// calculator
module calculator (input CLOCK_50,
							input RESET,
							input KEYPRESSED,
							input [3:0] KEYCODE,
							input [3:0] KEY,
							output [0:6] HEX0, HEX1, HEX2, HEX3, HEX4, HEX5, HEX6, HEX7
							);
Size: roughly 7,500 cells after synthesis, ~67 I/O pins, roughly 53,000 sq um of cells after synthesis.
export LEC_CHECK = 0
export ABC_AREA = 0
export CAP_MARGIN = 20
export CORE_ASPECT_RATIO = 1.21
export CORE_MARGIN = 2
export CORE_UTILIZATION = 40
export SLEW_MARGIN = 20
create_clock -name core_clock -period 50.0 [get_ports {CLOCK_50}]
run.sh (not shown) runs the stock make flow with config.mk's settings and CLKGATE_MAP_FILE=.
Change:
- ABC_AREA: 0 -> 1
- CELL_PAD_IN_SITES_GLOBAL_PLACEMENT: default -> 2
- CORE_ASPECT_RATIO: 1.21 -> 1.03
- CORE_MARGIN: 2 -> 10
- CORE_UTILIZATION: 40 -> 23
- PLACE_DENSITY_LB_ADDON: default -> 0.18
- SETUP_SLACK_MARGIN: default -> 1.74
- SLEW_MARGIN: 20 -> 25
Effect: Setup slack gains 8.8 ns; synthesized cell count rises by about a fifth; synthesized area came out lower by a few percent; core utilization shrinks by 18 points; routed wire length went up by about a fifth; critical path depth goes down by 12; non-clock buffer count fell by 13; hold slack loses 0.0078 ns.
Change:
- CELL_PAD_IN_SITES_GLOBAL_PLACEMENT: 2 -> 3
- CORE_MARGIN: 10 -> 2
- PLACE_DENSITY_LB_ADDON: 0.18 -> default
Outcome: Sequential cell count does not change. Worst setup slack gets worse by 0.83 ns. Clock-buffer cell count climbs by 3. First-iteration DRC count shrinks by 6.8%. Synthesized area is unchanged. Cell area went up by 0.52%. Die size decreases by 6.4%. Sequential share of layout area hardly moves.
Change:
- CELL_PAD_IN_SITES_GLOBAL_PLACEMENT: 3 -> default
- CORE_ASPECT_RATIO: 1.03 -> default
- CORE_UTILIZATION: 23 -> 69
- SETUP_SLACK_MARGIN: 1.74 -> default
- SLEW_MARGIN: 25 -> 20
- clock period: 50.0 -> 37.2 ns (I/O delays scaled with it)
=> Utilization goes up by 48 points; worst setup slack gets worse by 8.6 ns; wire length went down by 26%; design area fell by 4.7%; worst hold slack gains 0.0066 ns.


## v15
Starting RTL as in the previous note.
clock: 38.4 ns
lec_check: 0
abc_area: 1
cap_margin: 20
core_margin: 2
core_utilization: 40
slew_margin: 20
Setup changes, v15 to v4
diff --git a/flow/config.mk b/flow/config.mk
--- a/flow/config.mk
+++ b/flow/config.mk
@@ -10,3 +10,4 @@
 export CORE_MARGIN = 2
-export CORE_UTILIZATION = 40
+export CORE_UTILIZATION = 65
+export MAX_ROUTING_LAYER = met4
 export SLEW_MARGIN = 20
==> flow/constraint.sdc <==
create_clock -name core_clock -period 30.7 [get_ports {CLOCK_50}]
set_input_delay 6.1400 -clock core_clock [delete_from_list [all_inputs] [get_ports {CLOCK_50}]]
set_output_delay 6.1400 -clock core_clock [all_outputs]
set_load 0.01 [all_outputs]
==> results <==
- Total iterations of the first detailed-routing run ends up higher on v4.
- Final antenna diode count delta for v4 relative to v15: 1 higher
- Looking at worst-case hold slack, v4 sits 0.0084 ns above v15.
- Summary — clock buffer count in the final layout, v4 relative to v15: lower, by about 11%.
Changes in v29 relative to v4:
diff --git a/flow/config.mk b/flow/config.mk
--- a/flow/config.mk
+++ b/flow/config.mk
@@ -10,4 +10,3 @@
 export CORE_MARGIN = 2
-export CORE_UTILIZATION = 65
-export MAX_ROUTING_LAYER = met4
+export CORE_UTILIZATION = 31
 export SLEW_MARGIN = 20
==> flow/constraint.sdc <==
create_clock -name core_clock -period 38.4 [get_ports {CLOCK_50}]
set_input_delay 7.6800 -clock core_clock [delete_from_list [all_inputs] [get_ports {CLOCK_50}]]
set_output_delay 7.6800 -clock core_clock [all_outputs]
set_load 0.01 [all_outputs]
--- outcome ---
Final area: v29 better than v4
[compare] base=v4 new=v29: first-pass GRT wire length level, placeable core region rose by 110%.
Input-level comparison between v44 and v29:
diff --git a/flow/config.mk b/flow/config.mk
--- a/flow/config.mk
+++ b/flow/config.mk
@@ -10,3 +10,3 @@
 export CORE_MARGIN = 2
-export CORE_UTILIZATION = 31
+export CORE_UTILIZATION = 11
 export SLEW_MARGIN = 20
==> flow/constraint.sdc <==
create_clock -name core_clock -period 71.7 [get_ports {CLOCK_50}]
set_input_delay 14.3400 -clock core_clock [delete_from_list [all_inputs] [get_ports {CLOCK_50}]]
set_output_delay 14.3400 -clock core_clock [all_outputs]
set_load 0.01 [all_outputs]
### Flow results
Compared to v29, v44 shows a wider setup margin.
Vias: v44 fewer than v29
Diff v29 -> v44: total CTS buffers fell by 3.


calculator again, from the RTL that the note above started with.
export LEC_CHECK = 0
export ABC_AREA = 1
export CAP_MARGIN = 20
export CORE_MARGIN = 2
export CORE_UTILIZATION = 68
export CTS_CLUSTER_DIAMETER = 355
export CTS_CLUSTER_SIZE = 34
export SETUP_SLACK_MARGIN = -1.65
export SLEW_MARGIN = 20
create_clock -name core_clock -period 17.2 [get_ports {CLOCK_50}]
The starting point ended with an error in 5_1_grt with GRT-0232.
Rerun with:
CORE_UTILIZATION = 44   (was 68)
CTS_CLUSTER_DIAMETER = unset   (was 355)
CTS_CLUSTER_SIZE = unset   (was 34)
SETUP_SLACK_MARGIN = unset   (was -1.65)
clock period = 33.3 ns   (was 17.2 ns; I/O delays follow)
This time the run went through all stages and came out clean.
Die size rose by well over a third.
Area after synthesis stays the same.
Synthesized cell count stays the same.
Rerun with:
ABC_AREA = 0   (was 1)
CORE_UTILIZATION = 56   (was 44)
PLACE_DENSITY = 0.89   (was unset)
clock period = 50.0 ns   (was 33.3 ns; I/O delays follow)
Effect:
- The new run went through all stages and came out clean
- sequential cell count does not change
- critical path depth grows by 24
- via count grows by about 1.5%
- synthesized area grows by 4.3%
- core utilization grows by 12 points
- cell area grows by 2.1%
- routed wire length grows by 2.1%
- sequential share of layout area shrinks by 0.18 points
- die size shrinks by about 18%


Setup of run 1:
calculator again, from the RTL that the note above started with.
make LEC_CHECK=0 ABC_AREA=1 CAP_MARGIN=15 CORE_MARGIN=2 CORE_UTILIZATION=70 CTS_CLUSTER_SIZE=34 SLEW_MARGIN=20 finish   # period 17.4 ns
Tool error GRT-0116 stopped run 1 during 5_1_grt; no final results.
What run 2 does differently from run 1 at the input level:
--- a/flow/config.mk
+++ b/flow/config.mk
@@ -8,6 +8,6 @@
 export ABC_AREA = 1
-export CAP_MARGIN = 15
+export CAP_MARGIN = 20
 export CORE_MARGIN = 2
-export CORE_UTILIZATION = 70
-export CTS_CLUSTER_SIZE = 34
+export CORE_UTILIZATION = 66
+export CTS_CLUSTER_SIZE = 95
 export SLEW_MARGIN = 20
==> flow/constraint.sdc <==
create_clock -name core_clock -period 71.7 [get_ports {CLOCK_50}]
set_input_delay 14.3400 -clock core_clock [delete_from_list [all_inputs] [get_ports {CLOCK_50}]]
set_output_delay 14.3400 -clock core_clock [all_outputs]
set_load 0.01 [all_outputs]
- The flow did not stop early for run 2: all stages ran, and the layout cleared the timing, design-rule and antenna checks.
- Run 1 -> run 2: area after synthesis delta 0, exact match
- Diff run 1..run 2 | count of buffers inserted at the top-level ports | unchanged
- Taking run 1 as the reference, in run 2 initial standard-cell utilization of the core shrank by 4.2 points; number of instances in the synthesized netlist neither gained nor lost much; die extent in x +2.9%; worst setup timing slack at the placement stage now larger.
## Diff of input files: run 3 against run 2
--- a/flow/config.mk
+++ b/flow/config.mk
@@ -10,4 +10,3 @@
 export CORE_MARGIN = 2
-export CORE_UTILIZATION = 66
-export CTS_CLUSTER_SIZE = 95
+export CORE_UTILIZATION = 40
 export SLEW_MARGIN = 20
==> flow/constraint.sdc <==
create_clock -name core_clock -period 50.0 [get_ports {CLOCK_50}]
set_input_delay 10.0000 -clock core_clock [delete_from_list [all_inputs] [get_ports {CLOCK_50}]]
set_output_delay 10.0000 -clock core_clock [all_outputs]
set_load 0.01 [all_outputs]
[summary]
Run 2 → run 3: die extent in y went up; average via count per standard cell went down; register-to-register setup slack went down; post-route cell area went up. Looking at depth of the most critical reg-to-reg path, run 3 sits about 2% lower than run 2 does. Route | run 3 vs run 2 | wire longer in run 3. Total met2 wirelength after detailed routing (higher): run 3. In the reports for run 2 and run 3, the larger wire length of the first global-routing pass belongs to run 3. Run 3: all stages complete, timing, DRC and antenna checks passed. Against run 2, run 3 comes in 22 points higher on post-route clock period utilization.
[inputs] run 4 vs run 3
--- a/flow/config.mk
+++ b/flow/config.mk
@@ -7,6 +7,8 @@
 export LEC_CHECK = 0
-export ABC_AREA = 1
+export ABC_AREA = 0
 export CAP_MARGIN = 20
+export CELL_PAD_IN_SITES_GLOBAL_PLACEMENT = 3
 export CORE_MARGIN = 2
 export CORE_UTILIZATION = 40
+export CTS_CLUSTER_DIAMETER = 397
 export SLEW_MARGIN = 20
[summary]
- Against run 3, net count of the finished layout in run 4 fell by more than 10%.
- Compared with run 3, run 4 shows final-layout clock buffer total that has gone up by a few percent.
- Area after synthesis ends up lower on run 3.
- | smallest setup slack after layout | run 4 vs run 3 | worse |
- Slew at the pin closest to its max-slew limit (run 4 over run 3): increase, 0.019 ns
## Diff of input files: run 5 against run 4
==> flow/config.mk <==
export PLATFORM = sky130hd
export DESIGN_NAME = calculator
export DESIGN_NICKNAME = calculator
export VERILOG_FILES = /design/flow/design.v
export SDC_FILE = /design/flow/constraint.sdc
export NUM_CORES = 4
export LEC_CHECK = 0
export ABC_AREA = 1
export CAP_MARGIN = 15
export CORE_ASPECT_RATIO = 1.03
export CORE_MARGIN = 2
export CORE_UTILIZATION = 23
export SETUP_SLACK_MARGIN = 1.74
export SLEW_MARGIN = 25
==> comparison <==
- Global-route usage over all layers (run 5 over run 4): decrease, 13 points
- Changes observed in run 5 relative to run 4: full die area has increased; cell area after synthesis has decreased; combined buffer and inverter count along the critical path has increased.
